## Lowpass
module Lowpass(input clk, input rst, input en, input [15:0] in, output [15:0] out);
==> flow/config.mk <==
export PLATFORM = sky130hd
export DESIGN_NAME = Lowpass
export DESIGN_NICKNAME = Lowpass
export VERILOG_FILES = /design/flow/design.v
export SDC_FILE = /design/flow/constraint.sdc
export NUM_CORES = 4
export LEC_CHECK = 0
export ABC_AREA = 1
export CAP_MARGIN = 20
export CORE_MARGIN = 2
export CORE_UTILIZATION = 72
export PLACE_DENSITY_LB_ADDON = 0.21
export SLEW_MARGIN = 20
==> flow/constraint.sdc <==
create_clock -name core_clock -period 7.33 [get_ports {clk}]
set_input_delay 1.4660 -clock core_clock [delete_from_list [all_inputs] [get_ports {clk}]]
set_output_delay 1.4660 -clock core_clock [all_outputs]
set_load 0.01 [all_outputs]
run.sh (not shown) runs the stock make flow with config.mk's settings and CLKGATE_MAP_FILE=.
The baseline completed and failed the layout checks on negative setup slack.
Rerun with:
==> flow/config.mk (replaced) <==
export PLATFORM = sky130hd
export DESIGN_NAME = Lowpass
export DESIGN_NICKNAME = Lowpass
export VERILOG_FILES = /design/flow/design.v
export SDC_FILE = /design/flow/constraint.sdc
export NUM_CORES = 4
export LEC_CHECK = 0
export CAP_MARGIN = 20
export CELL_PAD_IN_SITES_DETAIL_PLACEMENT = 2
export CORE_MARGIN = 8
export CORE_UTILIZATION = 40
export GPL_TIMING_DRIVEN = 1
export MAX_ROUTING_LAYER = met4
export SLEW_MARGIN = 30
==> flow/constraint.sdc (replaced) <==
create_clock -name core_clock -period 7.82 [get_ports {clk}]
set_input_delay 1.5640 -clock core_clock [delete_from_list [all_inputs] [get_ports {clk}]]
set_output_delay 1.5640 -clock core_clock [all_outputs]
set_load 0.01 [all_outputs]
=> The changed run ran to the end with violations: negative setup slack. Area after synthesis went down slightly. Final area went up slightly. Setup slack degrades by 0.10 ns. Wire length went up by well over a third. Die area went up by well over a third. Register-to-register slack improves by 0.17 ns. Count of clock-buffer cells in the layout went up by 10. Worst hold slack improves by 0.0053 ns. Cell count went down by a few percent.
Rerun with:
==> flow/config.mk (replaced) <==
export PLATFORM = sky130hd
export DESIGN_NAME = Lowpass
export DESIGN_NICKNAME = Lowpass
export VERILOG_FILES = /design/flow/design.v
export SDC_FILE = /design/flow/constraint.sdc
export NUM_CORES = 4
export LEC_CHECK = 0
export ABC_AREA = 1
export CAP_MARGIN = 20
export CORE_MARGIN = 2
export CORE_UTILIZATION = 72
export CTS_CLUSTER_SIZE = 10
export GPL_ROUTABILITY_DRIVEN = 0
export PLACE_DENSITY_LB_ADDON = 0.06
export SLEW_MARGIN = 20
export TNS_END_PERCENT = 10
==> flow/constraint.sdc (replaced) <==
create_clock -name core_clock -period 5.58 [get_ports {clk}]
set_input_delay 1.1160 -clock core_clock [delete_from_list [all_inputs] [get_ports {clk}]]
set_output_delay 1.1160 -clock core_clock [all_outputs]
set_load 0.01 [all_outputs]
The new run completed and failed the layout checks on negative setup slack; global-route usage climbs by 6.1 points; design area drops by about 1.7%; die size drops by about 50%; wire length drops by about 40%; synthesized cell count climbs by 29%.
Rerun with:
==> flow/config.mk (replaced) <==
export PLATFORM = sky130hd
export DESIGN_NAME = Lowpass
export DESIGN_NICKNAME = Lowpass
export VERILOG_FILES = /design/flow/design.v
export SDC_FILE = /design/flow/constraint.sdc
export NUM_CORES = 4
export LEC_CHECK = 0
export CAP_MARGIN = 0
export CELL_PAD_IN_SITES_DETAIL_PLACEMENT = 1
export CELL_PAD_IN_SITES_GLOBAL_PLACEMENT = 1
export CORE_ASPECT_RATIO = 0.63
export CORE_MARGIN = 2
export CORE_UTILIZATION = 66
export GPL_ROUTABILITY_DRIVEN = 0
export PLACE_DENSITY = 0.78
export SLEW_MARGIN = 40
==> flow/constraint.sdc (replaced) <==
create_clock -name core_clock -period 7.21 [get_ports {clk}]
set_input_delay 1.4420 -clock core_clock [delete_from_list [all_inputs] [get_ports {clk}]]
set_output_delay 1.4420 -clock core_clock [all_outputs]
set_load 0.01 [all_outputs]
Now the flow ended with an error in 4_1_cts with DPL-0033.
Die size came out higher by 7.4%.
Area after synthesis goes down by 1.5%.
Synthesized cell count falls by 23%.
